// main
module main #(
    parameter MAIN_DIV = 8,      
    parameter SCAN_DIV = 4       
)(
    input wire clk,
    input wire rst,    
    input wire btnC,   
    input wire btnL,   
    input wire btnR,   
    input wire [7:0] num1,   
    input wire [7:0] num2,   
    output wire [6:0] seg,            
    output wire [3:0] an,              
    output wire multiplicationFinished    
);
For scale: roughly 2100 cells after synthesis, about 130 flip-flops, ~0.013 sq mm of cells after synthesis.
clock: 13.9 ns
lec_check: 0
abc_area: 1
cap_margin: 20
core_margin: 2
core_utilization: 37
place_density: 0.6
slew_margin: 20
run.sh (not shown) runs the stock make flow with config.mk's settings and CLKGATE_MAP_FILE=.
Change:
Settings changed: CORE_UTILIZATION 37 to 66, CTS_CLUSTER_DIAMETER set to 326, CTS_CLUSTER_SIZE set to 97, PLACE_DENSITY 0.6 to 0.38.
Clock period 13.9 ns to 15.1 ns, I/O delays scaled along.
Effect: The new run ran to the end with no violations. Final area fell by 2.4%. Worst setup slack gains 870 ps. Die area went down by 43%. Utilization grows by 31 points. Clock skew is about the same. Sequential power goes down by 7.8%. Routed wire length fell by 1.9%. Count of clock-buffer cells in the layout goes up by 1. Synthesized cell count stays the same. Total power came out lower by 13%.
Change:
Settings changed: CORE_UTILIZATION 66 to 67, CTS_CLUSTER_DIAMETER 326 to not set, CTS_CLUSTER_SIZE 97 to 72, PLACE_DENSITY 0.38 to not set, SETUP_SLACK_MARGIN set to -0.55.
Clock period 15.1 ns to 8.97 ns, I/O delays scaled along.
The new run ended with an error in global routing (GRT-0232). Die size decreases slightly. Synthesized cell count stays the same. Area after synthesis does not change.
Change:
Settings changed: CORE_UTILIZATION 67 to 40, CTS_CLUSTER_SIZE 72 to not set, PLACE_DENSITY set to 0.6, SETUP_SLACK_MARGIN -0.55 to not set.
Clock period 8.97 ns to 20.0 ns, I/O delays scaled along.
This time the run ran to the end with no violations. Synthesized cell count is unchanged. Synthesized area stays the same. Die size goes up by 65%.


main again, from the RTL that the note above started with.
==> flow/design.v (excerpt) <==
module main #(
    parameter MAIN_DIV = 8,      
    parameter SCAN_DIV = 4       
)(
    input wire clk,
    input wire rst,    
    input wire btnC,   
    input wire btnL,   
    input wire btnR,   
    input wire [7:0] num1,   
    input wire [7:0] num2,   
    output wire [6:0] seg,            
    output wire [3:0] an,              
    output wire multiplicationFinished    
);
    wire dividedClock;   
    wire dividedTick;    
    clockDivider #(MAIN_DIV) clockDiv(
        .clk(clk),
        .rst(rst),
        .en(1'b1),
        .clk_out(dividedClock),
        .tick(dividedTick)
    );
    wire [7:0] num1Complement, num2Complement;
    wire [7:0] multiplier, multiplicand;
    wire [7:0] multiplicandShifted;
    wire [15:0] multiplierShifted;
    reg  [15:0] productReg;
    reg signReg;
    wire tempSign;
    wire [19:0] bcdOutput;
    wire [15:0] tempOutput;
    assign num1Complement = ~num1 + 1'b1;
    assign num2Complement = ~num2 + 1'b1;
    assign multiplier = (num1[7] == 1) ? num1Complement : num1;
    assign multiplicand = (num2[7] == 1) ? num2Complement : num2;
    wire enableDebounce, enableSync;
    debouncer debounceInst(
        .clk(clk),
        .ce(dividedTick),
        .rst(rst),
        .in(btnC),
        .out(enableDebounce)
    );
    synchronizer syncInst(
        .clk(clk),
        .ce(dividedTick),
        .rst(rst),
        .in(enableDebounce),
        .out(enableSync)
    );
    wire Psel, EP, EA, EB, LA, LB, RstP;
    shift_right_register shiftRightReg(
        .clk(clk),
        .ce(dividedTick),
        .rst(rst),
        .load(LB),
        .en(EB),
        .Num(multiplicand),
        .Out(multiplicandShifted)
    );
    shift_left_register shiftLeftReg(
        .clk(clk),
        .ce(dividedTick),
        .rst(rst),
        .load(LA),
        .en(EA),
        .Num(multiplier),
        .Out(multiplierShifted)
    );
    CU controlUnit(
        .b0(multiplicandShifted[0]),
        .z(multiplicationFinished),  
        .load(enableSync),
        .Psel(Psel),
        .EP(EP),
        .EA(EA),
        .EB(EB),
        .LA(LA),
        .LB(LB),
        .RstP(RstP)
  ...
export LEC_CHECK = 0
export ABC_AREA = 1
export CAP_MARGIN = 40
export CORE_ASPECT_RATIO = 0.5
export CORE_MARGIN = 2
export CORE_UTILIZATION = 29
export CTS_CLUSTER_DIAMETER = 170
export CTS_CLUSTER_SIZE = 96
export GPL_ROUTABILITY_DRIVEN = 1
export PLACE_DENSITY = 0.57
export SLEW_MARGIN = 15
create_clock -name core_clock -period 9.49 [get_ports {clk}]
The starting point produced a layout that fails on setup timing.
==> next run, changes <==
--- a/flow/config.mk
+++ b/flow/config.mk
@@ -8 +8 @@
-export ABC_AREA = 1
+export ABC_AREA = 0
@@ -10 +9,0 @@
-export CORE_ASPECT_RATIO = 0.5
@@ -13,2 +12 @@
-export CTS_CLUSTER_DIAMETER = 170
-export CTS_CLUSTER_SIZE = 96
+export CTS_CLUSTER_DIAMETER = 33
@@ -16 +14 @@
-export PLACE_DENSITY = 0.57
+export PLACE_DENSITY_LB_ADDON = 0.17
Effect: The new run completed, yet does not pass: setup timing; final area went up by 25%; clock-buffer cell count does not change; non-clock buffer count went up by 247; global-route usage went up by 3.8 points; clock power went up by 6.5%; via count went up by 24%; fmax went down by 18%; die size went up by 19%; sequential share of layout area went down by 2.8 points; setup slack got worse by 2.2 ns; core utilization went up by 2.0 points.
==> next run, changes <==
--- a/flow/config.mk
+++ b/flow/config.mk
@@ -8 +8 @@
-export ABC_AREA = 0
+export ABC_AREA = 1
@@ -11 +11 @@
-export CORE_UTILIZATION = 29
+export CORE_UTILIZATION = 58
==> flow/constraint.sdc (replaced) <==
create_clock -name core_clock -period 12.5 [get_ports {clk}]
set_input_delay 2.5000 -clock core_clock [delete_from_list [all_inputs] [get_ports {clk}]]
set_output_delay 2.5000 -clock core_clock [all_outputs]
set_load 0.01 [all_outputs]
Outcome: This time the run went through all stages and came out clean; sequential power is lower by 24%; clock skew barely changes; worst setup slack gains 3.9 ns; via count is lower by 26%; design area is lower by 38%; die size is lower by 57%.
==> next run, changes <==
--- a/flow/config.mk
+++ b/flow/config.mk
@@ -8,2 +8,3 @@
-export ABC_AREA = 1
-export CAP_MARGIN = 40
+export ABC_AREA = 0
+export CAP_MARGIN = 0
+export CORE_ASPECT_RATIO = 0.84
@@ -11 +12 @@
-export CORE_UTILIZATION = 58
+export CORE_UTILIZATION = 29
@@ -13,0 +15 @@
+export MAX_ROUTING_LAYER = met4
==> flow/constraint.sdc (replaced) <==
create_clock -name core_clock -period 9.49 [get_ports {clk}]
set_input_delay 1.8980 -clock core_clock [delete_from_list [all_inputs] [get_ports {clk}]]
set_output_delay 1.8980 -clock core_clock [all_outputs]
set_load 0.01 [all_outputs]
Effect: Now the flow completed and failed the layout checks on setup timing; wire length came out higher by 72%; setup slack loses 3.8 ns; cell area came out higher by 60%; die size came out higher by 130%; sequential power came out higher by 31%; clock power came out higher by 39%; hold slack gains 0.0048 ns; utilization came out lower by 21 points; register-to-register slack loses 2.6 ns; power came out higher by 32%.
==> next run, changes <==
--- a/flow/config.mk
+++ b/flow/config.mk
@@ -9,0 +10 @@
+export CELL_PAD_IN_SITES_DETAIL_PLACEMENT = 1
@@ -11,5 +12,8 @@
-export CORE_MARGIN = 2
-export CORE_UTILIZATION = 29
-export CTS_CLUSTER_DIAMETER = 33
-export GPL_ROUTABILITY_DRIVEN = 1
-export MAX_ROUTING_LAYER = met4
+export CORE_MARGIN = 8
+export CORE_UTILIZATION = 53
+export CTS_CLUSTER_DIAMETER = 196
+export GPL_ROUTABILITY_DRIVEN = 0
+export GPL_TIMING_DRIVEN = 0
+export HOLD_SLACK_MARGIN = -0.1
+export MAX_ROUTING_LAYER = met5
+export MIN_ROUTING_LAYER = met2
Effect:
- Now the flow stopped in global routing (5_1_grt) (GRT-0116)
- die size shrinks by 37%
- area after synthesis is unchanged
- synthesized cell count does not change
==> next run, changes <==
==> flow/config.mk (replaced) <==
export PLATFORM = sky130hd
export DESIGN_NAME = main
export DESIGN_NICKNAME = main
export VERILOG_FILES = /design/flow/design.v
export SDC_FILE = /design/flow/constraint.sdc
export NUM_CORES = 4
export LEC_CHECK = 0
export CAP_MARGIN = 20
export CORE_MARGIN = 2
export CORE_UTILIZATION = 72
export PLACE_DENSITY = 0.78
export SLEW_MARGIN = 20
==> flow/constraint.sdc (replaced) <==
create_clock -name core_clock -period 7.92 [get_ports {clk}]
set_input_delay 1.5840 -clock core_clock [delete_from_list [all_inputs] [get_ports {clk}]]
set_output_delay 1.5840 -clock core_clock [all_outputs]
set_load 0.01 [all_outputs]
Outcome: With this change the flow stopped in clock tree synthesis (4_1_cts) with DPL-0038; synthesized area stays the same; die size goes down by 35%; synthesized cell count is unchanged.
Power and IR drop assume default switching activity.
